==> flow/design.v <==
module alu #(
   parameter N_BITS = 32,
   parameter N_OPCODE = 6
)
(  input [N_BITS-1:0]   i_datoA,
   input [N_BITS-1:0]   i_datoB,
   input [N_OPCODE-1:0] i_opcode,
   output reg  [N_BITS-1:0] o_aluResult,
   output                   o_cero
);
   always @(*) begin
      case(i_opcode)
         6'b000000:  o_aluResult = i_datoA & i_datoB;
         6'b000001:   o_aluResult = i_datoA | i_datoB;
         6'b000010:  o_aluResult = i_datoA + i_datoB;
         6'b000011: o_aluResult = $unsigned(i_datoA) + $unsigned(i_datoB);
         6'b000100:  o_aluResult = ~(i_datoA | i_datoB);
         6'b000101:  begin
                o_aluResult = i_datoA ^ i_datoB; 
                end
         6'b000110:  o_aluResult = i_datoA << i_datoB;
         6'b000111:  o_aluResult = i_datoA >> i_datoB;
         6'b001000:  o_aluResult = i_datoA >>> i_datoB;
         6'b001001: o_aluResult = i_datoB << i_datoA;
         6'b001010: o_aluResult = i_datoB >> i_datoA;
         6'b001011: o_aluResult = i_datoB >>> i_datoA;
         6'b001100: o_aluResult = $unsigned(i_datoA) - $unsigned(i_datoB);
         6'b001101:  o_aluResult = i_datoA - i_datoB;
         6'b001110:  o_aluResult = i_datoA < i_datoB;
         6'b001111:  o_aluResult = i_datoB << 16;
         6'b010000:   o_aluResult = (i_datoA + i_datoB) & 32'h000000ff;
         6'b010001:   o_aluResult = (i_datoA + i_datoB) & 32'h0000ffff;
         6'b010010:  o_aluResult = ($unsigned(i_datoA) + $unsigned(i_datoB)) & 32'h000000ff;
         6'b010011:  o_aluResult = ($unsigned(i_datoA) + $unsigned(i_datoB)) & 32'h0000ffff;
         default: o_aluResult = {N_BITS{1'b0}}; 
      endcase
   end 
   assign o_cero = (o_aluResult == 0);
endmodule
`timescale 1ns / 1ps
module aluControl#(
      parameter N_OPCODE  = 6,
      parameter N_ALUOP = 2
)
(  input  [N_OPCODE-1:0]  i_funct,  
   input  [N_OPCODE-1:0]  i_op,     
   input  [N_ALUOP-1:0] i_aluOp,  
   output reg [N_OPCODE-1:0] o_opcodeAlu
);
   always@(*) begin
      case(i_aluOp)
      2'b00:  
      begin
         case(i_op)  
            6'b100000: o_opcodeAlu = 6'b010000;  
            6'b100001: o_opcodeAlu = 6'b010001;  
            6'b100011: o_opcodeAlu = 6'b010001;  
            6'b100100: o_opcodeAlu = 6'b010010;  
            6'b100101: o_opcodeAlu = 6'b010011;  
            6'b100111: o_opcodeAlu = 6'b000011;  
            6'b101000: o_opcodeAlu = 6'b0;  
            6'b101001: o_opcodeAlu = 6'b0;  
            6'b101011: o_opcodeAlu = 6'b0;  
            default: o_opcodeAlu = {N_OPCODE{1'b1}};   
         endcase
      end
      2'b01:  
      begin
         case(i_op)
            6'b000100,
            6'b000101: o_opcodeAlu = {N_OPCODE{1'b1}};  
            default: o_opcodeAlu = {N_OPCODE{1'b1}};
         endcase
      end
      2'b10:  
      begin
         case(i_funct)  
            6'b100100: o_opcodeAlu = 6'b000000;  
            6'b100101: o_opcodeAlu = 6'b000001;  
            6'b100001: o_opcodeAlu = 6'b000011;  
            6'b100111: o_opcodeAlu = 6'b000100;  
            6'b100110: o_opcodeAlu = 6'b000101;  
            6'b000000: o_opcodeAlu = 6'b000010;  
            6'b000011: o_opcodeAlu = 6'b001000;  
            6'b000100: o_opcodeAlu = 6'b001001;  
            6'b000110: o_opcodeAlu = 6'b001010;  
            6'b000111: o_opcodeAlu = 6'b001010;  
            6'b100011: o_opcodeAlu = 6'b001100;  
            6'b100010: o_opcodeAlu = 6'b001101;  
            6'b101010: o_opcodeAlu = 6'b001110;  
            6'b001000: o_opcodeAlu = {N_OPCODE{1'b1}};  
            6'b001001: o_opcodeAlu = {N_OPCODE{1'b1}};  
            default: o_opcodeAlu = {N_OPCODE{1'b1}};  
         endcase
      end
      2'b11:  
      begin
         case(i_op)  
            6'b001111: o_opcodeAlu = 6'b001111;  
            6'b001000: o_opcodeAlu = 6'b000010;  
            6'b001100: o_opcodeAlu = 6'b000000;  
            6'b001101: o_opcodeAlu = 6'b000001;  
            6'b001110: o_opcodeAlu = 6'b000101;  
            6'b001010: o_opcodeAlu = 6'b001110;  
            default: o_opcodeAlu = {N_OPCODE{1'b1}};  
         endcase
      end
      default: o_opcodeAlu = {N_OPCODE{1'b1}};  
      endcase
   end  
endmodule
`timescale 1ns / 1ps
module fowarding_unit #(
   parameter N_BITS_REG = 6
)
(   
   input  [N_BITS_REG-1:0] i_rt_id,
   input  [N_BITS_REG-1:0] i_rs_id,
   input  [N_BITS_REG-1:0] i_rd_EX_MEM,
   input  i_regWrite_EX_MEM,
   input  [N_BITS_REG-1:0] i_rd_MEM_WB, 
   input  i_regWrite_MEM_WB,
   output reg [1:0] o_forwardA,
   output reg [1:0] o_forwardB
);
   reg [2:0] temp1_EX;   
   reg [2:0] temp2_EX;   
   reg [3:0] temp1_MEM;  
   reg [3:0] temp2_MEM;  
   always @(*) begin 
      o_forwardA = 2'b00;
      o_forwardB = 2'b00;
      temp1_EX = {i_regWrite_EX_MEM, 
                     (i_rd_EX_MEM != 0), 
                     (i_rd_EX_MEM == i_rs_id)};
      temp2_EX = {i_regWrite_EX_MEM, 
                     (i_rd_EX_MEM != 0), 
                     (i_rd_EX_MEM == i_rt_id)};
      if(temp1_EX == 3'b111)
         o_forwardA = 2'b10;  
      if(temp2_EX == 3'b111)
         o_forwardB = 2'b10;  
      temp1_MEM = {i_regWrite_MEM_WB, 
                     (i_rd_MEM_WB != 0),
                  ~(i_regWrite_EX_MEM && (i_rd_EX_MEM != 0) && (i_rd_EX_MEM == i_rs_id)), 
                     (i_rd_MEM_WB == i_rs_id)};
      temp2_MEM = {i_regWrite_MEM_WB, 
                     (i_rd_MEM_WB != 0),
                  ~(i_regWrite_EX_MEM && (i_rd_EX_MEM != 0) && (i_rd_EX_MEM == i_rt_id)), 
                     (i_rd_MEM_WB == i_rt_id)};
      if(temp1_MEM == 4'b1111)
         o_forwardA = 2'b01;  
      if(temp2_MEM == 4'b1111)
         o_forwardB = 2'b01;  
   end 
endmodule
`timescale 1ns / 1ps
module IExecute #(
   parameter N_BITS = 32,
   parameter N_BITS_REG = 5,
   parameter N_OPCODE = 6
)
(  input i_clk, i_reset,
   input  i_exec_mode,
   input  i_step,
   input [1:0] i_aluOP,  
   input i_aluSrc,
   input [N_BITS-1:0] i_datoLeido1,  
   input [N_BITS-1:0] i_datoLeido2,
   input [N_BITS-1:0] i_datoExtSigno,
   input [N_BITS-1:0] i_instruccion,  
   input [N_BITS_REG-1:0] i_rt_id,  
   input [N_BITS_REG-1:0] i_rd_id,  
   input [N_BITS_REG-1:0] i_rt_OR_rd,  
   input [N_BITS_REG-1:0] i_rd_EX_MEM,  
   input [N_BITS_REG-1:0] i_rd_MEM_WB,  
   input [N_BITS_REG-1:0] i_rs_id,      
   input [N_BITS-1:0] i_wbData,
   input [N_BITS-1:0] i_memData,
   input i_memToReg,
   input i_regWrite_EX_MEM,
   input i_regWrite_MEM_WB,
   input [1:0] i_branch,
   input i_memWrite,
   input [1:0]i_memRead,
   input i_regWrite,
   input i_halt,
   output reg [N_BITS-1:0] o_instruccion,
   output reg  o_ceroSignal,
   output reg  [N_BITS-1:0] o_aluResult,
   output reg [N_BITS-1:0] o_datoLeido2,
   output reg [N_BITS_REG-1:0] o_rd_data,  
   output reg [N_BITS_REG-1:0] o_rt_OR_rd,
   output reg o_memToReg,
   output reg [1:0] o_branch,
   output reg o_memWrite,
   output reg o_memRead,
   output reg o_regWrite,
   output reg o_halt
);
   wire  [N_BITS-1:0] w_aluResult;
   wire  w_ceroSignal;
   wire [1:0] w_forwardA;
   wire [1:0] w_forwardB;
   reg [N_BITS-1:0] dato1ALU;  
   reg [N_BITS-1:0] dato2ALU;  
   reg [N_BITS-1:0] dato2_preALU;  
   wire [N_OPCODE-1:0] aluOpcode;  
   reg memToReg;
   reg regWrite_EX_MEM;
   reg regWrite_MEM_WB;
   reg branch;
   reg memWrite;
   reg memRead;
   always @(*)begin  
      case(w_forwardA)
         2'b00: dato1ALU = i_datoLeido1; 
         2'b01: dato1ALU = i_wbData;
         2'b10: dato1ALU = i_memData;
         default: dato1ALU = 32'h00000000;
      endcase
   end 
   always @(*)begin  
      case(w_forwardB)
         2'b00: dato2_preALU = i_datoLeido2; 
         2'b01: dato2_preALU = i_wbData;
         2'b10: dato2_preALU = i_memData;
         default: dato2_preALU = 32'h00000000;
      endcase
   end 
   always @(*)begin  
      case(i_aluSrc)
         1'b0: dato2ALU = dato2_preALU;
         1'b1: dato2ALU = i_datoExtSigno;
         default: dato2ALU = 32'h00000000;
      endcase
   end 
   always@(posedge i_clk) begin: EX_MEM
      if(i_reset) begin
         o_memToReg <= 1'b0;
         o_branch   <= 1'b0;
         o_memWrite <= 1'b0;
         o_memRead  <= 1'b0;
         o_aluResult <= 32'h00000000;
         o_ceroSignal <= 1'b0;
         o_datoLeido2 <= 32'h00000000;
         o_rd_data <= 6'b000000;
         o_rt_OR_rd <= 6'b000000;
         o_regWrite  <= 1'b0;
      end 
      else begin
         if((i_exec_mode == 1'b0 || (i_exec_mode && i_step)))
         begin
            o_instruccion <= i_instruccion;
            o_memToReg <= i_memToReg;
            o_branch   <= i_branch;
            o_memWrite <= i_memWrite;
            o_memRead  <= i_memRead;
            o_aluResult <= w_aluResult;
            o_ceroSignal <= w_ceroSignal;
            o_datoLeido2 <= dato2_preALU; 
            o_rd_data <= i_rd_id; 
            o_rt_OR_rd <= i_rt_OR_rd; 
            o_regWrite  <= i_regWrite;
            o_halt      <= i_halt;
         end
      end 
   end 
   aluControl
   u_aluBlock (
      .i_aluOp(i_aluOP),   
      .i_funct(i_instruccion[5:0]),  
      .i_op(i_instruccion[31:26]),  
      .o_opcodeAlu(aluOpcode)  
   );
   alu
   u_alu_1(
      .i_datoA(dato1ALU),
      .i_datoB(dato2ALU),
      .i_opcode(aluOpcode),
      .o_aluResult(w_aluResult),
      .o_cero(w_ceroSignal)
   );
   fowarding_unit
   u_corto (
      .i_rt_id(i_rt_id),
      .i_rs_id(i_rs_id),
      .i_rd_EX_MEM(i_rd_EX_MEM),
      .i_regWrite_EX_MEM(i_regWrite_EX_MEM),
      .i_rd_MEM_WB(i_rd_MEM_WB),
      .i_regWrite_MEM_WB(i_regWrite_MEM_WB),
      .o_forwardA(w_forwardA),
      .o_forwardB(w_forwardB)
   );
endmodule
==> flow/run.sh <==
#!/bin/bash
# the make line also repeats each setting of config.mk as NAME=value (left out here)
make -C /OpenROAD-flow-scripts/flow DESIGN_CONFIG=/design/flow/config.mk WORK_HOME=/design/flow/orfs CLKGATE_MAP_FILE= finish
==> flow/config.mk <==
export PLATFORM = sky130hd
export DESIGN_NAME = IExecute
export DESIGN_NICKNAME = IExecute
export VERILOG_FILES = /design/flow/design.v
export SDC_FILE = /design/flow/constraint.sdc
export NUM_CORES = 4
export LEC_CHECK = 0
export CAP_MARGIN = 20
export CORE_MARGIN = 2
export CORE_UTILIZATION = 20
export SLEW_MARGIN = 20
==> flow/constraint.sdc <==
create_clock -name core_clock -period 14.3 [get_ports {i_clk}]
set_input_delay 2.8600 -clock core_clock [delete_from_list [all_inputs] [get_ports {i_clk}]]
set_output_delay 2.8600 -clock core_clock [all_outputs]
set_load 0.01 [all_outputs]
==> results of run 1 <==
metal layers:
metal / vias up / share of wire [%]
met3: 550 / 13
met2: 2310 / 41
met4: 2 / 9.0
met1: 13497 / 37
met5: - / 0.0083
li1: 12007 / -
per-stage QoR:
step	cell area, um^2	instances	total power (W)	hold slack (ps)	util, %
after detailed placement	25100	4472	0.00145	442	25.5
after global placement	25100	4471	0.00145	439	25.5
after CTS	25700	4504	0.00195	451	26.1
final	25700	4508	0.00198	453	26.2
after global routing	25700	4504	0.00205	463	26.2
after floorplan	19800	2953	0.000941	476	-
layout make-up:
cell class | instances | share of cell area (%)
Antenna cell | 4 | 0.0389
Clock buffer | 20 | 1.82
Clock inverter | 12 | 0.564
Inverter | 103 | 1.50
Multi-Input combinational cell | 2485 | 62.2
Sequential cell | 114 | 10.1
Tap cell | 1287 | 6.25
Timing Repair Buffer | 483 | 17.5
==> flow_results.xml, run 1 <==
<?xml version="1.0" encoding="UTF-8"?>
<metrics>
  <group name="status">
    <metric name="outcome" unit="">complete, no violations</metric>
  </group>
  <group name="floorplanning">
    <metric name="io_pins" unit="">353</metric>
    <metric name="fp-utilization" unit="%">20.2</metric>
    <metric name="row_count" unit="">115</metric>
    <metric name="floorplan.die.height" unit="um">319</metric>
    <metric name="floorplan.die_area" unit="um^2">102000</metric>
    <metric name="design.core.area" unit="um^2">98400</metric>
    <metric name="die_w" unit="um">319</metric>
  </group>
  <group name="critical_path">
    <metric name="timing.setup.critical_path_class" unit="">in -&gt; reg</metric>
    <metric name="cp_num_buf_inv" unit="">4</metric>
    <metric name="critical_path.top_delay_family" unit="">simple AND/OR/NAND/NOR gates</metric>
    <metric name="crit_end" unit="">o_ceroSignal</metric>
    <metric name="r2r_cells" unit="">2</metric>
    <metric name="crit_required" unit="ps">14700</metric>
    <metric name="start_kind" unit="">input pin</metric>
    <metric name="max_stage_delay" unit="ps">920</metric>
    <metric name="crit_arrival" unit="ps">11770</metric>
    <metric name="path_common_cell" unit="">sky130_fd_sc_hd__nand4_1</metric>
    <metric name="worstSetupPathDepth" unit="">26</metric>
    <metric name="timing.rr.start" unit="">o_aluResult[8]</metric>
    <metric name="worstPathMaxFanout" unit="">55</metric>
    <metric name="worst_path_max_delay_cell" unit="">sky130_fd_sc_hd__a211oi_1</metric>
    <metric name="timing.rr.end" unit="">o_aluResult[8]</metric>
    <metric name="worstSetupEndpointType" unit="">register</metric>
    <metric name="worst_setup_path_startpoint" unit="">i_rd_EX_MEM[2]</metric>
    <metric name="setup.reg_to_reg.worst_slack" unit="ps">13560</metric>
  </group>
  <group name="placed_design">
    <metric name="routabilityCongestion" unit="">1.13</metric>
    <metric name="dp_hpwl" unit="mm">113</metric>
    <metric name="post_place_setup_slack" unit="ps">2660</metric>
    <metric name="port-buffer-count" unit="">351</metric>
  </group>
  <group name="yosys">
    <metric name="ys_warn_count" unit="">8</metric>
    <metric name="simple_share" unit="%">26.5</metric>
    <metric name="mappedNetlistArea" unit="um^2">19800</metric>
    <metric name="dominant_kind_of_combinational_cell" unit="">AND-OR/OR-AND gates</metric>
    <metric name="postSynth.asyncResetShare" unit="%">0</metric>
    <metric name="yosysChipArea" unit="um^2">19800</metric>
    <metric name="yosysCellCount" unit="">2953</metric>
    <metric name="synthDominantAreaCellType" unit="">sky130_fd_sc_hd__dfxtp_1</metric>
    <metric name="yosys_most_used_dff" unit="">sky130_fd_sc_hd__dfxtp_1</metric>
    <metric name="yosysSeqAreaShare" unit="%">13.2</metric>
    <metric name="yosys.area.top_type_share" unit="%">8.17</metric>
    <metric name="synth_area_per_cell" unit="um^2">6.72</metric>
    <metric name="post_synth_tally_of_flip_flops_with_integrated_enable" unit="">33</metric>
    <metric name="syn_inst" unit="">2953</metric>
    <metric name="post_synth_mux_area_share" unit="%">4.75</metric>
    <metric name="postSynthNetCount" unit="">3295</metric>
    <metric name="synthTopCellsByCount" unit="">293 x sky130_fd_sc_hd__nor2_1, 240 x sky130_fd_sc_hd__a21oi_1, 217 x sky130_fd_sc_hd__nand2_1</metric>
    <metric name="adder_share" unit="%">6.62</metric>
    <metric name="synth-xor-area-share" unit="%">1.02</metric>
    <metric name="ys.flops" unit="">114</metric>
    <metric name="synth.area.top_cells" unit="">sky130_fd_sc_hd__dfxtp_1 8.2%, sky130_fd_sc_hd__ha_1 6.4%, sky130_fd_sc_hd__a21oi_1 6.1%</metric>
    <metric name="synthDistinctLibCells" unit="">103</metric>
    <metric name="synth.cellmix.compoundShare" unit="%">40.7</metric>
    <metric name="synth_top_cell_by_count" unit="">sky130_fd_sc_hd__nor2_1</metric>
  </group>
  <group name="clocking">
    <metric name="clock_tree_from_tritoncts" unit="">done</metric>
    <metric name="cts-resized-gates" unit="">0</metric>
    <metric name="max-clock-path-buffers" unit="">2</metric>
    <metric name="clk_transition_reported_paths" unit="ps">60</metric>
    <metric name="cts.sinks" unit="">114</metric>
    <metric name="level_count_of_the_clock_h_tree" unit="">4</metric>
    <metric name="cts_made_buffers" unit="">17</metric>
    <metric name="cts-root-buf" unit="">sky130_fd_sc_hd__clkbuf_16</metric>
    <metric name="insertion_delay" unit="ps">490</metric>
    <metric name="post-cts-setup-buffers" unit="">0</metric>
    <metric name="cts.hold.buffers_added" unit="">0</metric>
  </group>
  <group name="pwr">
    <metric name="net-switching-power" unit="W">0.000981</metric>
    <metric name="logic_power_comb" unit="W">0.00114</metric>
    <metric name="share_seq_of_total_power" unit="%">18.7</metric>
    <metric name="power-top-group" unit="">combinational logic</metric>
    <metric name="power.internal" unit="W">0.00100</metric>
    <metric name="powerDensity" unit="nW/um^2">77.0</metric>
    <metric name="peak_supply_drop" unit="mV">0.0907</metric>
    <metric name="power.switching_fraction" unit="%">49.4</metric>
    <metric name="leakage" unit="nW">8.82</metric>
    <metric name="power_clock" unit="W">0.000471</metric>
    <metric name="power_sequential" unit="W">0.000371</metric>
    <metric name="comb_power_share" unit="%">57.5</metric>
    <metric name="pwr-share-clk" unit="%">23.7</metric>
  </group>
  <group name="detailed_routing">
    <metric name="wirelength" unit="mm">145</metric>
    <metric name="detail_route.first_pass.iterations" unit="">8</metric>
    <metric name="drc" unit="">0</metric>
    <metric name="route.antenna.remaining_nets" unit="">0</metric>
    <metric name="drtIter0Drc" unit="">4300</metric>
    <metric name="num_vias" unit="">28366</metric>
    <metric name="wire_per_inst" unit="um">32.2</metric>
    <metric name="vias_per_cell" unit="">6.29</metric>
  </group>
  <group name="min_path">
    <metric name="hold_path_startpoint" unit="">o_rd_data[2]</metric>
    <metric name="hold-path-cell-count" unit="">2</metric>
    <metric name="hold_class" unit="">reg -&gt; reg</metric>
    <metric name="hold_path_end" unit="">o_rd_data[2]</metric>
  </group>
  <group name="grt">
    <metric name="maximum_number_of_pins_on_one_net_before_global_route_repair" unit="">75</metric>
    <metric name="grtUsageTotal" unit="%">27.4</metric>
    <metric name="met1_usage" unit="%">32.9</metric>
    <metric name="number_of_global_route_vias_before_repair" unit="">25954</metric>
    <metric name="grt_first_pass_wirelength" unit="mm">201</metric>
    <metric name="grt.busiest_layer" unit="">met2</metric>
    <metric name="grt.met3_usage" unit="%">9.59</metric>
    <metric name="antenna_found_initial" unit="">6</metric>
    <metric name="global_route.overflow_total" unit="">0</metric>
    <metric name="use_met2" unit="%">40.1</metric>
  </group>
  <group name="final_timing">
    <metric name="fmax" unit="MHz">87.9</metric>
    <metric name="fin_ws" unit="ps">2920</metric>
    <metric name="final.setup_skew" unit="ps">0</metric>
    <metric name="setup-violations-final" unit="">0</metric>
    <metric name="finalWorstPathRequiredPeriod" unit="ps">11380</metric>
    <metric name="report.final.slew_viol_count" unit="">0</metric>
    <metric name="max_slew.worst_pin.slew" unit="ps">1270</metric>
    <metric name="max-slew-margin-rel" unit="%">14.7</metric>
    <metric name="aggregate_negative_setup_slack" unit="ps">0</metric>
    <metric name="post_route_fraction_of_the_period_consumed_by_the_critical_path" unit="%">79.6</metric>
    <metric name="grt_setup_unrepaired" unit="">false</metric>
    <metric name="hold_viol_final" unit="">0</metric>
  </group>
  <group name="job">
    <metric name="max_cap_viol_count" unit="">0</metric>
    <metric name="warning_count" unit="">95</metric>
  </group>
  <group name="final_layout">
    <metric name="logic_area" unit="um^2">16000</metric>
    <metric name="area.growth.synth_to_final" unit="%">29.7</metric>
    <metric name="filler_instances" unit="">11022</metric>
    <metric name="nNetsFinal" unit="">3546</metric>
    <metric name="final-seq-area" unit="um^2">2610</metric>
  </group>
</metrics>
==> run 2: changes to the inputs <==
CORE_UTILIZATION = 64   (was 20)
CTS_CLUSTER_SIZE = 31   (was not set)
HOLD_SLACK_MARGIN = 0.28   (was not set)
SETUP_SLACK_MARGIN = 1.86   (was not set)
clock period = 6.24 ns   (was 14.3 ns; I/O delays follow)
==> run 2 against run 1 <==
Effect of this change: the flow now stops in detailed placement; die area shrank 68%; area after synthesis is the same; synthesized cell count is the same.
==> flow_results.xml, run 2 <==
<?xml version="1.0" encoding="UTF-8"?>
<metrics>
  <group name="yosys">
    <metric name="synthTopCellsByCount" unit="">293 x sky130_fd_sc_hd__nor2_1, 240 x sky130_fd_sc_hd__a21oi_1, 217 x sky130_fd_sc_hd__nand2_1</metric>
    <metric name="post_synth_tally_of_flip_flops_with_integrated_enable" unit="">33</metric>
    <metric name="ys.flops" unit="">114</metric>
    <metric name="yosysSeqAreaShare" unit="%">13.2</metric>
    <metric name="yosysChipArea" unit="um^2">19800</metric>
    <metric name="synth_area_per_cell" unit="um^2">6.72</metric>
    <metric name="adder_share" unit="%">6.62</metric>
    <metric name="postSynth.asyncResetShare" unit="%">0</metric>
    <metric name="synth-xor-area-share" unit="%">1.02</metric>
    <metric name="yosys.area.top_type_share" unit="%">8.17</metric>
    <metric name="synth.cellmix.compoundShare" unit="%">40.7</metric>
    <metric name="yosysCellCount" unit="">2953</metric>
    <metric name="synth.area.top_cells" unit="">sky130_fd_sc_hd__dfxtp_1 8.2%, sky130_fd_sc_hd__ha_1 6.4%, sky130_fd_sc_hd__a21oi_1 6.1%</metric>
    <metric name="synthDominantAreaCellType" unit="">sky130_fd_sc_hd__dfxtp_1</metric>
    <metric name="synthDistinctLibCells" unit="">103</metric>
    <metric name="post_synth_mux_area_share" unit="%">4.75</metric>
    <metric name="ys_warn_count" unit="">8</metric>
    <metric name="simple_share" unit="%">26.5</metric>
    <metric name="syn_inst" unit="">2953</metric>
    <metric name="synth_top_cell_by_count" unit="">sky130_fd_sc_hd__nor2_1</metric>
    <metric name="mappedNetlistArea" unit="um^2">19800</metric>
    <metric name="dominant_kind_of_combinational_cell" unit="">AND-OR/OR-AND gates</metric>
    <metric name="postSynthNetCount" unit="">3295</metric>
    <metric name="yosys_most_used_dff" unit="">sky130_fd_sc_hd__dfxtp_1</metric>
  </group>
  <group name="status">
    <metric name="outcome" unit="">aborted with a tool error</metric>
    <metric name="stop_stage" unit="">detailed placement</metric>
    <metric name="error" unit="">[ERROR DPL-0038] Utilization greater than 100%, impossible to legalize</metric>
  </group>
  <group name="floorplanning">
    <metric name="design.core.area" unit="um^2">30600</metric>
    <metric name="io_pins" unit="">353</metric>
    <metric name="fp-utilization" unit="%">64.9</metric>
    <metric name="row_count" unit="">64</metric>
    <metric name="die_w" unit="um">180</metric>
    <metric name="floorplan.die.height" unit="um">180</metric>
    <metric name="floorplan.die_area" unit="um^2">32400</metric>
  </group>
  <group name="placed_design">
    <metric name="routabilityCongestion" unit="">1.58</metric>
    <metric name="port-buffer-count" unit="">351</metric>
  </group>
</metrics>
-- run 2: through the flow --
stage / instance area (um^2) / total power, W / hold WS [ps] / worst slack (ps)
after floorplan: 20200 / 0.00221 / 476 / -454
after global placement: 30800 / 0.00373 / 437 / -1220
==> run 3: changes to the inputs <==
ABC_AREA = 1   (was not set)
CORE_UTILIZATION = 72   (was 64)
CTS_CLUSTER_DIAMETER = 400   (was not set)
CTS_CLUSTER_SIZE = 95   (was 31)
HOLD_SLACK_MARGIN = not set   (was 0.28)
PLACE_DENSITY = 0.37   (was not set)
SETUP_SLACK_MARGIN = 1.09   (was 1.86)
TNS_END_PERCENT = 40   (was not set)
clock period = 11.6 ns   (was 6.24 ns; I/O delays follow)
==> run 3 against run 2 <==
Effect of this change: area after synthesis increased by 0.68%; synthesized cell count up 27%; die area decreased by 10%; the flow stops in global placement.
==> flow_results.xml, run 3 <==
<?xml version="1.0" encoding="UTF-8"?>
<metrics>
  <group name="status">
    <metric name="outcome" unit="">aborted with a tool error</metric>
    <metric name="stop_stage" unit="">global placement</metric>
    <metric name="error" unit="">[ERROR GPL-0301] Utilization 101.780 % exceeds 100%.</metric>
  </group>
  <group name="yosys">
    <metric name="yosysChipArea" unit="um^2">20000</metric>
    <metric name="dominant_kind_of_combinational_cell" unit="">simple AND/OR/NAND/NOR gates</metric>
    <metric name="synth.cellmix.compoundShare" unit="%">18.0</metric>
    <metric name="synth_area_per_cell" unit="um^2">5.34</metric>
    <metric name="adder_share" unit="%">6.52</metric>
    <metric name="yosysCellCount" unit="">3743</metric>
    <metric name="synth.area.top_cells" unit="">sky130_fd_sc_hd__nand2_1 29%, sky130_fd_sc_hd__nand3_1 9.4%, sky130_fd_sc_hd__dfxtp_1 8.1%</metric>
    <metric name="postSynthNetCount" unit="">4085</metric>
    <metric name="postSynth.asyncResetShare" unit="%">0</metric>
    <metric name="synth-xor-area-share" unit="%">1.14</metric>
    <metric name="post_synth_mux_area_share" unit="%">0.0501</metric>
    <metric name="synth_top_cell_by_count" unit="">sky130_fd_sc_hd__nand2_1</metric>
    <metric name="synthDominantAreaCellType" unit="">sky130_fd_sc_hd__nand2_1</metric>
    <metric name="syn_inst" unit="">3743</metric>
    <metric name="mappedNetlistArea" unit="um^2">20000</metric>
    <metric name="yosys_most_used_dff" unit="">sky130_fd_sc_hd__dfxtp_1</metric>
    <metric name="yosysSeqAreaShare" unit="%">13.1</metric>
    <metric name="synthDistinctLibCells" unit="">66</metric>
    <metric name="ys_warn_count" unit="">8</metric>
    <metric name="ys.flops" unit="">114</metric>
    <metric name="yosys.area.top_type_share" unit="%">29.0</metric>
    <metric name="post_synth_tally_of_flip_flops_with_integrated_enable" unit="">33</metric>
    <metric name="synthTopCellsByCount" unit="">1546 x sky130_fd_sc_hd__nand2_1, 375 x sky130_fd_sc_hd__nand3_1, 281 x sky130_fd_sc_hd__nor2_1</metric>
    <metric name="simple_share" unit="%">50.2</metric>
  </group>
  <group name="floorplanning">
    <metric name="die_w" unit="um">171</metric>
    <metric name="floorplan.die.height" unit="um">171</metric>
    <metric name="design.core.area" unit="um^2">27100</metric>
    <metric name="fp-utilization" unit="%">73.7</metric>
    <metric name="floorplan.die_area" unit="um^2">29100</metric>
    <metric name="row_count" unit="">60</metric>
    <metric name="io_pins" unit="">353</metric>
  </group>
</metrics>
==> run 4: changes to the inputs <==
ABC_AREA = not set   (was 1)
CORE_UTILIZATION = 56   (was 72)
CTS_CLUSTER_DIAMETER = not set   (was 400)
CTS_CLUSTER_SIZE = not set   (was 95)
PLACE_DENSITY = not set   (was 0.37)
SETUP_SLACK_MARGIN = 2.28   (was 1.09)
TNS_END_PERCENT = not set   (was 40)
clock period = 8.3 ns   (was 11.6 ns; I/O delays follow)
==> run 4 against run 3 <==
Effect of this change: die area grew 27%; the run fails in global routing; synthesized cell count down 21%; area after synthesis decreased by 0.68%.
==> flow_results.xml, run 4 <==
<?xml version="1.0" encoding="UTF-8"?>
<metrics>
  <group name="yosys">
    <metric name="yosys.area.top_type_share" unit="%">8.17</metric>
    <metric name="dominant_kind_of_combinational_cell" unit="">AND-OR/OR-AND gates</metric>
    <metric name="post_synth_mux_area_share" unit="%">4.75</metric>
    <metric name="syn_inst" unit="">2953</metric>
    <metric name="yosysCellCount" unit="">2953</metric>
    <metric name="post_synth_tally_of_flip_flops_with_integrated_enable" unit="">33</metric>
    <metric name="synthDominantAreaCellType" unit="">sky130_fd_sc_hd__dfxtp_1</metric>
    <metric name="synthTopCellsByCount" unit="">293 x sky130_fd_sc_hd__nor2_1, 240 x sky130_fd_sc_hd__a21oi_1, 217 x sky130_fd_sc_hd__nand2_1</metric>
    <metric name="synth.cellmix.compoundShare" unit="%">40.7</metric>
    <metric name="synthDistinctLibCells" unit="">103</metric>
    <metric name="synth-xor-area-share" unit="%">1.02</metric>
    <metric name="synth.area.top_cells" unit="">sky130_fd_sc_hd__dfxtp_1 8.2%, sky130_fd_sc_hd__ha_1 6.4%, sky130_fd_sc_hd__a21oi_1 6.1%</metric>
    <metric name="ys.flops" unit="">114</metric>
    <metric name="yosys_most_used_dff" unit="">sky130_fd_sc_hd__dfxtp_1</metric>
    <metric name="yosysSeqAreaShare" unit="%">13.2</metric>
    <metric name="ys_warn_count" unit="">8</metric>
    <metric name="synth_top_cell_by_count" unit="">sky130_fd_sc_hd__nor2_1</metric>
    <metric name="postSynth.asyncResetShare" unit="%">0</metric>
    <metric name="yosysChipArea" unit="um^2">19800</metric>
    <metric name="adder_share" unit="%">6.62</metric>
    <metric name="mappedNetlistArea" unit="um^2">19800</metric>
    <metric name="synth_area_per_cell" unit="um^2">6.72</metric>
    <metric name="simple_share" unit="%">26.5</metric>
    <metric name="postSynthNetCount" unit="">3295</metric>
  </group>
  <group name="placed_design">
    <metric name="port-buffer-count" unit="">351</metric>
    <metric name="routabilityCongestion" unit="">1.59</metric>
    <metric name="dp_hpwl" unit="mm">89.5</metric>
  </group>
  <group name="floorplanning">
    <metric name="row_count" unit="">68</metric>
    <metric name="fp-utilization" unit="%">57.2</metric>
    <metric name="floorplan.die_area" unit="um^2">37000</metric>
    <metric name="design.core.area" unit="um^2">34700</metric>
    <metric name="floorplan.die.height" unit="um">192</metric>
    <metric name="die_w" unit="um">192</metric>
    <metric name="io_pins" unit="">353</metric>
  </group>
  <group name="grt">
    <metric name="global_route.overflow_total" unit="">1</metric>
    <metric name="grtUsageTotal" unit="%">72.3</metric>
  </group>
  <group name="clocking">
    <metric name="cts.hold.buffers_added" unit="">0</metric>
    <metric name="level_count_of_the_clock_h_tree" unit="">4</metric>
    <metric name="cts-root-buf" unit="">sky130_fd_sc_hd__clkbuf_16</metric>
    <metric name="cts_made_buffers" unit="">17</metric>
    <metric name="max-clock-path-buffers" unit="">2</metric>
    <metric name="cts.sinks" unit="">114</metric>
  </group>
  <group name="status">
    <metric name="stop_stage" unit="">global routing</metric>
    <metric name="outcome" unit="">aborted with a tool error</metric>
    <metric name="error" unit="">[ERROR GRT-0116] Global routing finished with congestion. Check the congestion regions in the DRC Viewer.</metric>
  </group>
</metrics>
[run 4: layer usage]
metal | GRT usage [%] | overflow
met2 | 87.5 | 0
met1 | 72.8 | 0
met3 | 60.6 | 0
met4 | 64.7 | 1
met5 | 38.0 | 0
[run 4: what timing repair did]
| item | CTS |
|---|---|
| pin swaps | 115 |
| cloned | 4 |
| setup endpoints to repair | 33 |
| gates resized | 353 |
| setup buffers | 88 |
[run 4: metrics by stage]
stage	setup WS [ps]	hold slack (ps)	std cells	utilization (%)	cell area, um^2
2_1_floorplan	1190	476	2953	-	20200
3_3_place_gp	26.2	438	3769	72.5	25200
3_5_place_dp	-102	448	3769	72.5	25200
4_1_cts	1420	454	3893	80.5	27900
==> run 5: changes to the inputs <==
CORE_ASPECT_RATIO = 0.9   (was not set)
CORE_MARGIN = 10   (was 2)
CORE_UTILIZATION = 66   (was 56)
GPL_TIMING_DRIVEN = 0   (was not set)
HOLD_SLACK_MARGIN = 0.16   (was not set)
PLACE_DENSITY_LB_ADDON = 0.16   (was not set)
SETUP_SLACK_MARGIN = 0.07   (was 2.28)
SLEW_MARGIN = 35   (was 20)
TNS_END_PERCENT = 30   (was not set)
clock period = 9.59 ns   (was 8.3 ns; I/O delays follow)
==> run 5 against run 4 <==
Effect of this change: the flow again stops in global routing; area after synthesis is the same; synthesized cell count is the same; die area grew 1.2%.
==> flow_results.xml, run 5 <==
<?xml version="1.0" encoding="UTF-8"?>
<metrics>
  <group name="status">
    <metric name="stop_stage" unit="">global routing</metric>
    <metric name="error" unit="">[ERROR GRT-0116] Global routing finished with congestion. Check the congestion regions in the DRC Viewer.</metric>
    <metric name="outcome" unit="">aborted with a tool error</metric>
  </group>
  <group name="yosys">
    <metric name="simple_share" unit="%">26.5</metric>
    <metric name="synthTopCellsByCount" unit="">293 x sky130_fd_sc_hd__nor2_1, 240 x sky130_fd_sc_hd__a21oi_1, 217 x sky130_fd_sc_hd__nand2_1</metric>
    <metric name="ys.flops" unit="">114</metric>
    <metric name="synth.cellmix.compoundShare" unit="%">40.7</metric>
    <metric name="mappedNetlistArea" unit="um^2">19800</metric>
    <metric name="synth_top_cell_by_count" unit="">sky130_fd_sc_hd__nor2_1</metric>
    <metric name="post_synth_mux_area_share" unit="%">4.75</metric>
    <metric name="postSynth.asyncResetShare" unit="%">0</metric>
    <metric name="yosysSeqAreaShare" unit="%">13.2</metric>
    <metric name="synth-xor-area-share" unit="%">1.02</metric>
    <metric name="synth_area_per_cell" unit="um^2">6.72</metric>
    <metric name="yosysChipArea" unit="um^2">19800</metric>
    <metric name="post_synth_tally_of_flip_flops_with_integrated_enable" unit="">33</metric>
    <metric name="dominant_kind_of_combinational_cell" unit="">AND-OR/OR-AND gates</metric>
    <metric name="syn_inst" unit="">2953</metric>
    <metric name="postSynthNetCount" unit="">3295</metric>
    <metric name="synthDistinctLibCells" unit="">103</metric>
    <metric name="synth.area.top_cells" unit="">sky130_fd_sc_hd__dfxtp_1 8.2%, sky130_fd_sc_hd__ha_1 6.4%, sky130_fd_sc_hd__a21oi_1 6.1%</metric>
    <metric name="synthDominantAreaCellType" unit="">sky130_fd_sc_hd__dfxtp_1</metric>
    <metric name="yosys.area.top_type_share" unit="%">8.17</metric>
    <metric name="ys_warn_count" unit="">8</metric>
    <metric name="yosysCellCount" unit="">2953</metric>
    <metric name="adder_share" unit="%">6.62</metric>
    <metric name="yosys_most_used_dff" unit="">sky130_fd_sc_hd__dfxtp_1</metric>
  </group>
  <group name="floorplanning">
    <metric name="die_w" unit="um">203</metric>
    <metric name="floorplan.die_area" unit="um^2">37400</metric>
    <metric name="io_pins" unit="">353</metric>
    <metric name="row_count" unit="">60</metric>
    <metric name="fp-utilization" unit="%">66.6</metric>
    <metric name="floorplan.die.height" unit="um">185</metric>
    <metric name="design.core.area" unit="um^2">29800</metric>
  </group>
  <group name="placed_design">
    <metric name="dp_hpwl" unit="mm">99.6</metric>
    <metric name="routabilityCongestion" unit="">1.69</metric>
    <metric name="post_place_setup_slack" unit="ps">-1810</metric>
    <metric name="port-buffer-count" unit="">348</metric>
  </group>
  <group name="clocking">
    <metric name="cts-root-buf" unit="">sky130_fd_sc_hd__clkbuf_16</metric>
    <metric name="max-clock-path-buffers" unit="">2</metric>
    <metric name="level_count_of_the_clock_h_tree" unit="">4</metric>
    <metric name="cts.sinks" unit="">114</metric>
    <metric name="cts.hold.buffers_added" unit="">0</metric>
    <metric name="cts_made_buffers" unit="">17</metric>
  </group>
  <group name="grt">
    <metric name="grtUsageTotal" unit="%">82.4</metric>
    <metric name="global_route.overflow_total" unit="">290</metric>
  </group>
</metrics>
## run 5: stage by stage
stage | area, um^2 | TNS [ps] | utilization (%) | std cells
3_3_place_gp | 23800 | -9790 | 80.0 | 3704
2_1_floorplan | 19800 | 0 | - | 2953
4_1_cts | 24800 | 0 | 83.2 | 3735
3_5_place_dp | 24000 | -13130 | 80.7 | 3705
## run 5: routing by layer
layer | global-route usage, % | overflow
met1 | 78.3 | 34
met2 | 93.4 | 126
met3 | 79.6 | 41
met4 | 78.6 | 84
met5 | 62.3 | 5
## run 5: repair_timing
action | in CTS
buffers inserted | 2
gates resized | 35
pin swaps | 4
endpoints found under the setup margin | 16
==> run 6: changes to the inputs <==
CORE_ASPECT_RATIO = not set   (was 0.9)
CORE_MARGIN = 2   (was 10)
CORE_UTILIZATION = 40   (was 66)
GPL_TIMING_DRIVEN = not set   (was 0)
HOLD_SLACK_MARGIN = not set   (was 0.16)
PLACE_DENSITY_LB_ADDON = not set   (was 0.16)
SETUP_SLACK_MARGIN = not set   (was 0.07)
SLEW_MARGIN = 20   (was 35)
TNS_END_PERCENT = 15   (was 30)
clock period = 9.82 ns   (was 9.59 ns; I/O delays follow)
==> run 6 against run 5 <==
Effect of this change: synthesized cell count unchanged; area after synthesis unchanged; now clean on timing, DRC and antenna; die area up 37%.
==> flow_results.xml, run 6 <==
<?xml version="1.0" encoding="UTF-8"?>
<metrics>
  <group name="final_layout">
    <metric name="nNetsFinal" unit="">3626</metric>
    <metric name="final_core_utilization" unit="%">52.2</metric>
    <metric name="area.growth.synth_to_final" unit="%">28.6</metric>
    <metric name="finalNonFillerCells" unit="">3969</metric>
  </group>
  <group name="yosys">
    <metric name="postSynth.asyncResetShare" unit="%">0</metric>
    <metric name="ys.flops" unit="">114</metric>
    <metric name="mappedNetlistArea" unit="um^2">19800</metric>
    <metric name="dominant_kind_of_combinational_cell" unit="">AND-OR/OR-AND gates</metric>
    <metric name="yosysChipArea" unit="um^2">19800</metric>
    <metric name="synthDominantAreaCellType" unit="">sky130_fd_sc_hd__dfxtp_1</metric>
    <metric name="post_synth_mux_area_share" unit="%">4.75</metric>
    <metric name="synth.area.top_cells" unit="">sky130_fd_sc_hd__dfxtp_1 8.2%, sky130_fd_sc_hd__ha_1 6.4%, sky130_fd_sc_hd__a21oi_1 6.1%</metric>
    <metric name="synth-xor-area-share" unit="%">1.02</metric>
    <metric name="synth_area_per_cell" unit="um^2">6.72</metric>
    <metric name="adder_share" unit="%">6.62</metric>
    <metric name="yosys.area.top_type_share" unit="%">8.17</metric>
    <metric name="yosysSeqAreaShare" unit="%">13.2</metric>
    <metric name="synth_top_cell_by_count" unit="">sky130_fd_sc_hd__nor2_1</metric>
    <metric name="yosysCellCount" unit="">2953</metric>
    <metric name="synthDistinctLibCells" unit="">103</metric>
    <metric name="postSynthNetCount" unit="">3295</metric>
    <metric name="simple_share" unit="%">26.5</metric>
    <metric name="syn_inst" unit="">2953</metric>
    <metric name="synth.cellmix.compoundShare" unit="%">40.7</metric>
    <metric name="ys_warn_count" unit="">8</metric>
    <metric name="post_synth_tally_of_flip_flops_with_integrated_enable" unit="">33</metric>
    <metric name="yosys_most_used_dff" unit="">sky130_fd_sc_hd__dfxtp_1</metric>
    <metric name="synthTopCellsByCount" unit="">293 x sky130_fd_sc_hd__nor2_1, 240 x sky130_fd_sc_hd__a21oi_1, 217 x sky130_fd_sc_hd__nand2_1</metric>
  </group>
  <group name="critical_path">
    <metric name="crit_arrival" unit="ps">9930</metric>
    <metric name="worst_path_max_delay_cell" unit="">sky130_fd_sc_hd__a311oi_1</metric>
    <metric name="critical_path.top_delay_family" unit="">AND-OR/OR-AND gates</metric>
    <metric name="cp_num_buf_inv" unit="">4</metric>
    <metric name="worstSetupEndpointType" unit="">register</metric>
    <metric name="worst_setup_path_startpoint" unit="">i_rd_MEM_WB[2]</metric>
    <metric name="crit_required" unit="ps">10200</metric>
    <metric name="worstSetupPathDepth" unit="">26</metric>
    <metric name="crit_end" unit="">o_ceroSignal</metric>
    <metric name="setup.reg_to_reg.worst_slack" unit="ps">9070</metric>
    <metric name="r2r_cells" unit="">2</metric>
    <metric name="timing.rr.start" unit="">o_aluResult[9]</metric>
    <metric name="start_kind" unit="">input pin</metric>
    <metric name="timing.setup.critical_path_class" unit="">in -&gt; reg</metric>
    <metric name="max_stage_delay" unit="ps">660</metric>
    <metric name="timing.rr.end" unit="">o_aluResult[9]</metric>
    <metric name="worstPathMaxFanout" unit="">14</metric>
  </group>
  <group name="grt">
    <metric name="use_met2" unit="%">74.3</metric>
    <metric name="grt.met3_usage" unit="%">24.9</metric>
    <metric name="antenna_found_initial" unit="">12</metric>
    <metric name="met1_usage" unit="%">61.0</metric>
    <metric name="maximum_number_of_pins_on_one_net_before_global_route_repair" unit="">80</metric>
    <metric name="grt.busiest_layer" unit="">met2</metric>
    <metric name="grtUsageTotal" unit="%">53.2</metric>
    <metric name="number_of_global_route_vias_before_repair" unit="">27485</metric>
    <metric name="grt_first_pass_wirelength" unit="mm">196</metric>
    <metric name="global_route.overflow_total" unit="">0</metric>
  </group>
  <group name="floorplanning">
    <metric name="floorplan.die.height" unit="um">227</metric>
    <metric name="design.core.area" unit="um^2">49000</metric>
    <metric name="floorplan.die_area" unit="um^2">51400</metric>
    <metric name="fp-utilization" unit="%">40.5</metric>
    <metric name="row_count" unit="">81</metric>
    <metric name="io_pins" unit="">353</metric>
    <metric name="die_w" unit="um">227</metric>
  </group>
  <group name="pwr">
    <metric name="leakage" unit="nW">9.19</metric>
    <metric name="pwr-share-clk" unit="%">22.9</metric>
    <metric name="powerDensity" unit="nW/um^2">114</metric>
    <metric name="logic_power_comb" unit="W">0.00170</metric>
    <metric name="power_clock" unit="W">0.000665</metric>
    <metric name="net-switching-power" unit="W">0.00146</metric>
    <metric name="power-top-group" unit="">combinational logic</metric>
    <metric name="power_sequential" unit="W">0.000543</metric>
    <metric name="share_seq_of_total_power" unit="%">18.7</metric>
    <metric name="power.switching_fraction" unit="%">50.1</metric>
    <metric name="peak_supply_drop" unit="mV">0.0962</metric>
    <metric name="power.internal" unit="W">0.00145</metric>
    <metric name="comb_power_share" unit="%">58.4</metric>
  </group>
  <group name="detailed_routing">
    <metric name="route.antenna.remaining_nets" unit="">0</metric>
    <metric name="drc" unit="">0</metric>
    <metric name="drtIter0Drc" unit="">6054</metric>
    <metric name="num_vias" unit="">29905</metric>
    <metric name="wire_per_inst" unit="um">35.4</metric>
    <metric name="detail_route.first_pass.iterations" unit="">11</metric>
    <metric name="wirelength" unit="mm">140</metric>
    <metric name="vias_per_cell" unit="">7.53</metric>
  </group>
  <group name="clocking">
    <metric name="clock_tree_from_tritoncts" unit="">done</metric>
    <metric name="level_count_of_the_clock_h_tree" unit="">4</metric>
    <metric name="insertion_delay" unit="ps">480</metric>
    <metric name="cts-root-buf" unit="">sky130_fd_sc_hd__clkbuf_16</metric>
    <metric name="max-clock-path-buffers" unit="">2</metric>
    <metric name="clk_transition_reported_paths" unit="ps">60</metric>
    <metric name="cts_made_buffers" unit="">17</metric>
    <metric name="cts.sinks" unit="">114</metric>
    <metric name="cts.hold.buffers_added" unit="">0</metric>
  </group>
  <group name="final_timing">
    <metric name="finalWorstPathRequiredPeriod" unit="ps">9540</metric>
    <metric name="post_route_fraction_of_the_period_consumed_by_the_critical_path" unit="%">97.2</metric>
    <metric name="max-slew-margin-rel" unit="%">4.67</metric>
    <metric name="grt_setup_unrepaired" unit="">false</metric>
    <metric name="hold_viol_final" unit="">0</metric>
    <metric name="report.final.slew_viol_count" unit="">0</metric>
    <metric name="aggregate_negative_setup_slack" unit="ps">0</metric>
    <metric name="final.setup_skew" unit="ps">0</metric>
    <metric name="max_slew.worst_pin.slew" unit="ps">1390</metric>
    <metric name="hold_ws" unit="ps">453</metric>
    <metric name="setup-violations-final" unit="">0</metric>
    <metric name="fmax" unit="MHz">105</metric>
  </group>
  <group name="status">
    <metric name="outcome" unit="">complete, no violations</metric>
  </group>
  <group name="min_path">
    <metric name="hold_path_end" unit="">o_datoLeido2[28]</metric>
    <metric name="hold-path-cell-count" unit="">2</metric>
    <metric name="hold_class" unit="">reg -&gt; reg</metric>
    <metric name="hold_path_startpoint" unit="">o_datoLeido2[28]</metric>
  </group>
  <group name="job">
    <metric name="max_cap_viol_count" unit="">0</metric>
    <metric name="warning_count" unit="">95</metric>
  </group>
  <group name="placed_design">
    <metric name="dp_cells" unit="">3927</metric>
    <metric name="routabilityCongestion" unit="">1.23</metric>
    <metric name="port-buffer-count" unit="">351</metric>
    <metric name="dp_hpwl" unit="mm">109</metric>
  </group>
</metrics>
run 6: layout make-up:
cell class / instances / area [um^2]
Fill cell: 4773 / 23400
Multi-Input combinational cell: 2485 / 16000
Timing Repair Buffer: 563 / 5120
Sequential cell: 114 / 2610
Tap cell: 664 / 831
Clock buffer: 17 / 425
Inverter: 103 / 387
Clock inverter: 15 / 159
Antenna cell: 8 / 20.0
run 6: routing by layer:
metal  part of all wire [%]  routed length (um)
met1                     34               48300
met2                     39               54400
met3                     16               22600
met4                     11               15000
met5                   0.16                 221
run 6: through the flow:
step / power, W / cell area [um^2] / setup slack [ps]
floorplan: 0.00137 / 19800 / 1410
CTS: 0.00277 / 25400 / 434
finish: 0.00291 / 25500 / 278
global placement: 0.00209 / 24900 / 119
detailed placement: 0.00211 / 24900 / -26.2
global route: 0.00295 / 25500 / 64.0
run 6: repair_timing:
action / CTS / global route
setup buffers: 0 / 0
resized: 0 / 5
endpoints found under the setup margin: 0 / 1
==> run 7: changes to the inputs <==
CAP_MARGIN = 5   (was 20)
CELL_PAD_IN_SITES_GLOBAL_PLACEMENT = 3   (was not set)
CORE_UTILIZATION = 41   (was 40)
CTS_CLUSTER_DIAMETER = 160   (was not set)
CTS_CLUSTER_SIZE = 45   (was not set)
PLACE_DENSITY_LB_ADDON = 0.11   (was not set)
SLEW_MARGIN = 40   (was 20)
clock period = 12.5 ns   (was 9.82 ns; I/O delays follow)
==> run 7 against run 6 <==
Effect of this change: the run now fails in global placement; synthesized cell count unchanged; die area shrank 2.4%; area after synthesis stayed put.
==> flow_results.xml, run 7 <==
<?xml version="1.0" encoding="UTF-8"?>
<metrics>
  <group name="yosys">
    <metric name="ys.flops" unit="">114</metric>
    <metric name="synth_area_per_cell" unit="um^2">6.72</metric>
    <metric name="yosysCellCount" unit="">2953</metric>
    <metric name="synthDominantAreaCellType" unit="">sky130_fd_sc_hd__dfxtp_1</metric>
    <metric name="yosys_most_used_dff" unit="">sky130_fd_sc_hd__dfxtp_1</metric>
    <metric name="postSynthNetCount" unit="">3295</metric>
    <metric name="synth_top_cell_by_count" unit="">sky130_fd_sc_hd__nor2_1</metric>
    <metric name="yosysSeqAreaShare" unit="%">13.2</metric>
    <metric name="synthDistinctLibCells" unit="">103</metric>
    <metric name="dominant_kind_of_combinational_cell" unit="">AND-OR/OR-AND gates</metric>
    <metric name="post_synth_tally_of_flip_flops_with_integrated_enable" unit="">33</metric>
    <metric name="simple_share" unit="%">26.5</metric>
    <metric name="synthTopCellsByCount" unit="">293 x sky130_fd_sc_hd__nor2_1, 240 x sky130_fd_sc_hd__a21oi_1, 217 x sky130_fd_sc_hd__nand2_1</metric>
    <metric name="synth.cellmix.compoundShare" unit="%">40.7</metric>
    <metric name="synth-xor-area-share" unit="%">1.02</metric>
    <metric name="synth.area.top_cells" unit="">sky130_fd_sc_hd__dfxtp_1 8.2%, sky130_fd_sc_hd__ha_1 6.4%, sky130_fd_sc_hd__a21oi_1 6.1%</metric>
    <metric name="ys_warn_count" unit="">8</metric>
    <metric name="yosys.area.top_type_share" unit="%">8.17</metric>
    <metric name="post_synth_mux_area_share" unit="%">4.75</metric>
    <metric name="yosysChipArea" unit="um^2">19800</metric>
    <metric name="mappedNetlistArea" unit="um^2">19800</metric>
    <metric name="syn_inst" unit="">2953</metric>
    <metric name="adder_share" unit="%">6.62</metric>
    <metric name="postSynth.asyncResetShare" unit="%">0</metric>
  </group>
  <group name="floorplanning">
    <metric name="row_count" unit="">80</metric>
    <metric name="floorplan.die_area" unit="um^2">50200</metric>
    <metric name="design.core.area" unit="um^2">47700</metric>
    <metric name="io_pins" unit="">353</metric>
    <metric name="fp-utilization" unit="%">41.6</metric>
    <metric name="floorplan.die.height" unit="um">224</metric>
    <metric name="die_w" unit="um">224</metric>
  </group>
  <group name="status">
    <metric name="error" unit="">[ERROR FLW-0024] Place density exceeds 1.0 (current PLACE_DENSITY_LB_ADDON =  0.11). Please check if the value of  PLACE_DENSITY_LB_ADDON is between 0 and 0.99.</metric>
    <metric name="stop_stage" unit="">global placement</metric>
    <metric name="outcome" unit="">aborted with a tool error</metric>
  </group>
</metrics>
==> run 8: changes to the inputs <==
CAP_MARGIN = 20   (was 5)
CORE_MARGIN = 4   (was 2)
CORE_UTILIZATION = 40   (was 41)
CTS_CLUSTER_DIAMETER = not set   (was 160)
CTS_CLUSTER_SIZE = 56   (was 45)
HOLD_SLACK_MARGIN = -0.09   (was not set)
PLACE_DENSITY_LB_ADDON = not set   (was 0.11)
SLEW_MARGIN = 20   (was 40)
TNS_END_PERCENT = 60   (was 15)
clock period = 12.0 ns   (was 12.5 ns; I/O delays follow)
==> run 8 against run 7 <==
Effect of this change: the run again fails in global placement; area after synthesis unchanged; synthesized cell count did not move; die area is 6.1% higher.
==> flow_results.xml, run 8 <==
<?xml version="1.0" encoding="UTF-8"?>
<metrics>
  <group name="yosys">
    <metric name="simple_share" unit="%">26.5</metric>
    <metric name="yosys_most_used_dff" unit="">sky130_fd_sc_hd__dfxtp_1</metric>
    <metric name="adder_share" unit="%">6.62</metric>
    <metric name="synth.area.top_cells" unit="">sky130_fd_sc_hd__dfxtp_1 8.2%, sky130_fd_sc_hd__ha_1 6.4%, sky130_fd_sc_hd__a21oi_1 6.1%</metric>
    <metric name="syn_inst" unit="">2953</metric>
    <metric name="synth_top_cell_by_count" unit="">sky130_fd_sc_hd__nor2_1</metric>
    <metric name="synth-xor-area-share" unit="%">1.02</metric>
    <metric name="yosysCellCount" unit="">2953</metric>
    <metric name="postSynth.asyncResetShare" unit="%">0</metric>
    <metric name="synth.cellmix.compoundShare" unit="%">40.7</metric>
    <metric name="dominant_kind_of_combinational_cell" unit="">AND-OR/OR-AND gates</metric>
    <metric name="mappedNetlistArea" unit="um^2">19800</metric>
    <metric name="yosysChipArea" unit="um^2">19800</metric>
    <metric name="synthTopCellsByCount" unit="">293 x sky130_fd_sc_hd__nor2_1, 240 x sky130_fd_sc_hd__a21oi_1, 217 x sky130_fd_sc_hd__nand2_1</metric>
    <metric name="postSynthNetCount" unit="">3295</metric>
    <metric name="synthDominantAreaCellType" unit="">sky130_fd_sc_hd__dfxtp_1</metric>
    <metric name="synthDistinctLibCells" unit="">103</metric>
    <metric name="ys.flops" unit="">114</metric>
    <metric name="post_synth_mux_area_share" unit="%">4.75</metric>
    <metric name="ys_warn_count" unit="">8</metric>
    <metric name="synth_area_per_cell" unit="um^2">6.72</metric>
    <metric name="yosysSeqAreaShare" unit="%">13.2</metric>
    <metric name="post_synth_tally_of_flip_flops_with_integrated_enable" unit="">33</metric>
    <metric name="yosys.area.top_type_share" unit="%">8.17</metric>
  </group>
  <group name="floorplanning">
    <metric name="io_pins" unit="">353</metric>
    <metric name="floorplan.die_area" unit="um^2">53200</metric>
    <metric name="fp-utilization" unit="%">40.5</metric>
    <metric name="row_count" unit="">81</metric>
    <metric name="design.core.area" unit="um^2">49000</metric>
    <metric name="floorplan.die.height" unit="um">231</metric>
    <metric name="die_w" unit="um">231</metric>
  </group>
  <group name="status">
    <metric name="stop_stage" unit="">global placement</metric>
    <metric name="error" unit="">[ERROR GPL-0301] Utilization 106.182 % exceeds 100%.</metric>
    <metric name="outcome" unit="">aborted with a tool error</metric>
  </group>
</metrics>
==> run 9: changes to the inputs <==
CELL_PAD_IN_SITES_GLOBAL_PLACEMENT = not set   (was 3)
CORE_MARGIN = 2   (was 4)
CORE_UTILIZATION = 56   (was 40)
CTS_CLUSTER_SIZE = not set   (was 56)
HOLD_SLACK_MARGIN = not set   (was -0.09)
SETUP_SLACK_MARGIN = 2.32   (was not set)
TNS_END_PERCENT = not set   (was 60)
clock period = 8.39 ns   (was 12.0 ns; I/O delays follow)
==> run 9 against run 8 <==
Effect of this change: the flow stops in global routing; area after synthesis unchanged; die area decreased by 31%; synthesized cell count did not move.
==> flow_results.xml, run 9 <==
<?xml version="1.0" encoding="UTF-8"?>
<metrics>
  <group name="yosys">
    <metric name="yosys.area.top_type_share" unit="%">8.17</metric>
    <metric name="yosys_most_used_dff" unit="">sky130_fd_sc_hd__dfxtp_1</metric>
    <metric name="adder_share" unit="%">6.62</metric>
    <metric name="synthDominantAreaCellType" unit="">sky130_fd_sc_hd__dfxtp_1</metric>
    <metric name="synth-xor-area-share" unit="%">1.02</metric>
    <metric name="ys_warn_count" unit="">8</metric>
    <metric name="postSynth.asyncResetShare" unit="%">0</metric>
    <metric name="yosysCellCount" unit="">2953</metric>
    <metric name="post_synth_mux_area_share" unit="%">4.75</metric>
    <metric name="synth_area_per_cell" unit="um^2">6.72</metric>
    <metric name="synth.area.top_cells" unit="">sky130_fd_sc_hd__dfxtp_1 8.2%, sky130_fd_sc_hd__ha_1 6.4%, sky130_fd_sc_hd__a21oi_1 6.1%</metric>
    <metric name="synthDistinctLibCells" unit="">103</metric>
    <metric name="synth_top_cell_by_count" unit="">sky130_fd_sc_hd__nor2_1</metric>
    <metric name="ys.flops" unit="">114</metric>
    <metric name="simple_share" unit="%">26.5</metric>
    <metric name="synth.cellmix.compoundShare" unit="%">40.7</metric>
    <metric name="mappedNetlistArea" unit="um^2">19800</metric>
    <metric name="synthTopCellsByCount" unit="">293 x sky130_fd_sc_hd__nor2_1, 240 x sky130_fd_sc_hd__a21oi_1, 217 x sky130_fd_sc_hd__nand2_1</metric>
    <metric name="post_synth_tally_of_flip_flops_with_integrated_enable" unit="">33</metric>
    <metric name="syn_inst" unit="">2953</metric>
    <metric name="yosysSeqAreaShare" unit="%">13.2</metric>
    <metric name="yosysChipArea" unit="um^2">19800</metric>
    <metric name="postSynthNetCount" unit="">3295</metric>
    <metric name="dominant_kind_of_combinational_cell" unit="">AND-OR/OR-AND gates</metric>
  </group>
  <group name="status">
    <metric name="outcome" unit="">aborted with a tool error</metric>
    <metric name="stop_stage" unit="">global routing</metric>
    <metric name="error" unit="">[ERROR GRT-0232] Routing congestion too high. Check the congestion heatmap in the GUI.</metric>
  </group>
  <group name="clocking">
    <metric name="cts.sinks" unit="">114</metric>
    <metric name="cts.hold.buffers_added" unit="">0</metric>
    <metric name="max-clock-path-buffers" unit="">2</metric>
    <metric name="level_count_of_the_clock_h_tree" unit="">4</metric>
    <metric name="cts_made_buffers" unit="">17</metric>
    <metric name="cts-root-buf" unit="">sky130_fd_sc_hd__clkbuf_16</metric>
  </group>
  <group name="floorplanning">
    <metric name="design.core.area" unit="um^2">34700</metric>
    <metric name="row_count" unit="">68</metric>
    <metric name="floorplan.die.height" unit="um">192</metric>
    <metric name="floorplan.die_area" unit="um^2">37000</metric>
    <metric name="fp-utilization" unit="%">57.2</metric>
    <metric name="io_pins" unit="">353</metric>
    <metric name="die_w" unit="um">192</metric>
  </group>
  <group name="placed_design">
    <metric name="routabilityCongestion" unit="">1.62</metric>
    <metric name="dp_hpwl" unit="mm">88.4</metric>
    <metric name="port-buffer-count" unit="">351</metric>
    <metric name="post_place_setup_slack" unit="ps">-76.9</metric>
  </group>
  <group name="grt">
    <metric name="grtUsageTotal" unit="%">76.7</metric>
    <metric name="global_route.overflow_total" unit="">93</metric>
  </group>
</metrics>
==> run 9: repair_timing <==
| action | CTS |
|---|---|
| setup buffers | 111 |
| setup endpoints to repair | 33 |
| pin swaps | 114 |
| resized | 365 |
| cloned | 12 |
==> run 9: metrics by stage <==
stage / cells / setup TNS [ps] / area (um^2) / util, % / power, W
after CTS: 3908 / 0 / 28200 / 81.4 / 0.00344
after global placement: 3753 / -19.7 / 25100 / 72.3 / 0.00239
after detailed placement: 3753 / -76.9 / 25100 / 72.3 / 0.00242
after floorplan: 2953 / 0 / 20200 / - / 0.00163
==> run 9: routing by layer <==
metal	overflow	GRT usage [%]
met4	41	72.0
met3	5	65.3
met1	7	76.7
met5	5	46.0
met2	35	90.5
==> run 10: changes to the inputs <==
CORE_UTILIZATION = 64   (was 56)
CTS_CLUSTER_SIZE = 31   (was not set)
HOLD_SLACK_MARGIN = 0.28   (was not set)
SETUP_SLACK_MARGIN = 1.8   (was 2.32)
clock period = 6.06 ns   (was 8.39 ns; I/O delays follow)
==> run 10 against run 9 <==
Effect of this change: the flow stops in detailed placement; area after synthesis did not move; die area fell by 12%; synthesized cell count did not move.
==> flow_results.xml, run 10 <==
<?xml version="1.0" encoding="UTF-8"?>
<metrics>
  <group name="yosys">
    <metric name="mappedNetlistArea" unit="um^2">19800</metric>
    <metric name="adder_share" unit="%">6.62</metric>
    <metric name="dominant_kind_of_combinational_cell" unit="">AND-OR/OR-AND gates</metric>
    <metric name="yosysSeqAreaShare" unit="%">13.2</metric>
    <metric name="synthDistinctLibCells" unit="">103</metric>
    <metric name="postSynthNetCount" unit="">3295</metric>
    <metric name="ys_warn_count" unit="">8</metric>
    <metric name="ys.flops" unit="">114</metric>
    <metric name="post_synth_mux_area_share" unit="%">4.75</metric>
    <metric name="postSynth.asyncResetShare" unit="%">0</metric>
    <metric name="synth_area_per_cell" unit="um^2">6.72</metric>
    <metric name="synth_top_cell_by_count" unit="">sky130_fd_sc_hd__nor2_1</metric>
    <metric name="synth-xor-area-share" unit="%">1.02</metric>
    <metric name="synth.cellmix.compoundShare" unit="%">40.7</metric>
    <metric name="synthDominantAreaCellType" unit="">sky130_fd_sc_hd__dfxtp_1</metric>
    <metric name="synth.area.top_cells" unit="">sky130_fd_sc_hd__dfxtp_1 8.2%, sky130_fd_sc_hd__ha_1 6.4%, sky130_fd_sc_hd__a21oi_1 6.1%</metric>
    <metric name="simple_share" unit="%">26.5</metric>
    <metric name="yosys_most_used_dff" unit="">sky130_fd_sc_hd__dfxtp_1</metric>
    <metric name="synthTopCellsByCount" unit="">293 x sky130_fd_sc_hd__nor2_1, 240 x sky130_fd_sc_hd__a21oi_1, 217 x sky130_fd_sc_hd__nand2_1</metric>
    <metric name="post_synth_tally_of_flip_flops_with_integrated_enable" unit="">33</metric>
    <metric name="yosysCellCount" unit="">2953</metric>
    <metric name="yosysChipArea" unit="um^2">19800</metric>
    <metric name="yosys.area.top_type_share" unit="%">8.17</metric>
    <metric name="syn_inst" unit="">2953</metric>
  </group>
  <group name="floorplanning">
    <metric name="die_w" unit="um">180</metric>
    <metric name="floorplan.die.height" unit="um">180</metric>
    <metric name="design.core.area" unit="um^2">30600</metric>
    <metric name="fp-utilization" unit="%">64.9</metric>
    <metric name="floorplan.die_area" unit="um^2">32400</metric>
    <metric name="row_count" unit="">64</metric>
    <metric name="io_pins" unit="">353</metric>
  </group>
  <group name="status">
    <metric name="stop_stage" unit="">detailed placement</metric>
    <metric name="error" unit="">[ERROR DPL-0038] Utilization greater than 100%, impossible to legalize</metric>
    <metric name="outcome" unit="">aborted with a tool error</metric>
  </group>
  <group name="placed_design">
    <metric name="port-buffer-count" unit="">351</metric>
    <metric name="routabilityCongestion" unit="">1.61</metric>
  </group>
</metrics>
[run 10: metrics by stage]
step | setup TNS [ps] | area (um^2) | hold WS, ps | power, W | setup WS, ps
after floorplan | -1700 | 20200 | 476 | 0.00227 | -598
after global placement | -15330 | 31300 | 437 | 0.00387 | -1190
==> run 11: changes to the inputs <==
CORE_UTILIZATION = 69   (was 64)
CTS_CLUSTER_SIZE = 98   (was 31)
HOLD_SLACK_MARGIN = not set   (was 0.28)
PLACE_DENSITY = 0.36   (was not set)
SETUP_SLACK_MARGIN = not set   (was 1.8)
clock period = 8.48 ns   (was 6.06 ns; I/O delays follow)
==> run 11 against run 10 <==
Effect of this change: the flow stops in global routing; die area shrank 7.1%; area after synthesis did not move; synthesized cell count did not move.
==> flow_results.xml, run 11 <==
<?xml version="1.0" encoding="UTF-8"?>
<metrics>
  <group name="status">
    <metric name="outcome" unit="">aborted with a tool error</metric>
    <metric name="stop_stage" unit="">global routing</metric>
    <metric name="error" unit="">[ERROR GRT-0116] Global routing finished with congestion. Check the congestion regions in the DRC Viewer.</metric>
  </group>
  <group name="yosys">
    <metric name="yosys.area.top_type_share" unit="%">8.17</metric>
    <metric name="dominant_kind_of_combinational_cell" unit="">AND-OR/OR-AND gates</metric>
    <metric name="synthDistinctLibCells" unit="">103</metric>
    <metric name="postSynth.asyncResetShare" unit="%">0</metric>
    <metric name="yosys_most_used_dff" unit="">sky130_fd_sc_hd__dfxtp_1</metric>
    <metric name="syn_inst" unit="">2953</metric>
    <metric name="synth.area.top_cells" unit="">sky130_fd_sc_hd__dfxtp_1 8.2%, sky130_fd_sc_hd__ha_1 6.4%, sky130_fd_sc_hd__a21oi_1 6.1%</metric>
    <metric name="synth-xor-area-share" unit="%">1.02</metric>
    <metric name="post_synth_tally_of_flip_flops_with_integrated_enable" unit="">33</metric>
    <metric name="yosysCellCount" unit="">2953</metric>
    <metric name="synth_top_cell_by_count" unit="">sky130_fd_sc_hd__nor2_1</metric>
    <metric name="postSynthNetCount" unit="">3295</metric>
    <metric name="synthDominantAreaCellType" unit="">sky130_fd_sc_hd__dfxtp_1</metric>
    <metric name="synth.cellmix.compoundShare" unit="%">40.7</metric>
    <metric name="post_synth_mux_area_share" unit="%">4.75</metric>
    <metric name="yosysChipArea" unit="um^2">19800</metric>
    <metric name="ys_warn_count" unit="">8</metric>
    <metric name="adder_share" unit="%">6.62</metric>
    <metric name="synthTopCellsByCount" unit="">293 x sky130_fd_sc_hd__nor2_1, 240 x sky130_fd_sc_hd__a21oi_1, 217 x sky130_fd_sc_hd__nand2_1</metric>
    <metric name="simple_share" unit="%">26.5</metric>
    <metric name="synth_area_per_cell" unit="um^2">6.72</metric>
    <metric name="ys.flops" unit="">114</metric>
    <metric name="mappedNetlistArea" unit="um^2">19800</metric>
    <metric name="yosysSeqAreaShare" unit="%">13.2</metric>
  </group>
  <group name="clocking">
    <metric name="cts-root-buf" unit="">sky130_fd_sc_hd__clkbuf_16</metric>
    <metric name="cts.sinks" unit="">114</metric>
    <metric name="cts_made_buffers" unit="">17</metric>
    <metric name="level_count_of_the_clock_h_tree" unit="">4</metric>
    <metric name="post-cts-setup-buffers" unit="">0</metric>
    <metric name="max-clock-path-buffers" unit="">2</metric>
    <metric name="cts.hold.buffers_added" unit="">0</metric>
  </group>
  <group name="placed_design">
    <metric name="post_place_setup_slack" unit="ps">-345</metric>
    <metric name="detailed_place.area" unit="um^2">24800</metric>
    <metric name="port-buffer-count" unit="">351</metric>
    <metric name="dp_hpwl" unit="mm">87.9</metric>
    <metric name="routabilityCongestion" unit="">1.73</metric>
    <metric name="dp_cells" unit="">3694</metric>
  </group>
  <group name="floorplanning">
    <metric name="fp-utilization" unit="%">69.5</metric>
    <metric name="floorplan.die_area" unit="um^2">30100</metric>
    <metric name="io_pins" unit="">353</metric>
    <metric name="row_count" unit="">62</metric>
    <metric name="die_w" unit="um">174</metric>
    <metric name="design.core.area" unit="um^2">28500</metric>
    <metric name="floorplan.die.height" unit="um">174</metric>
  </group>
  <group name="grt">
    <metric name="grtUsageTotal" unit="%">87.9</metric>
    <metric name="global_route.overflow_total" unit="">577</metric>
  </group>
</metrics>
[run 11: layer usage]
| layer | GRT overflow | global-route usage [%] |
|---|---|---|
| met1 | 55 | 85.8 |
| met2 | 288 | 101 |
| met3 | 57 | 78.3 |
| met4 | 172 | 87.3 |
| met5 | 5 | 58.0 |
[run 11: stage by stage]
step	util, %	hold slack (ps)
2_1_floorplan	-	476
4_1_cts	89.0	454
3_3_place_gp	86.9	437
3_5_place_dp	86.9	445
[run 11: repair_timing]
| item | in CTS |
|---|---|
| endpoints found under the setup margin | 1 |
| resized | 4 |
| cloned | 0 |
Power figures rest on the tool's default switching activity, not on a simulated workload.
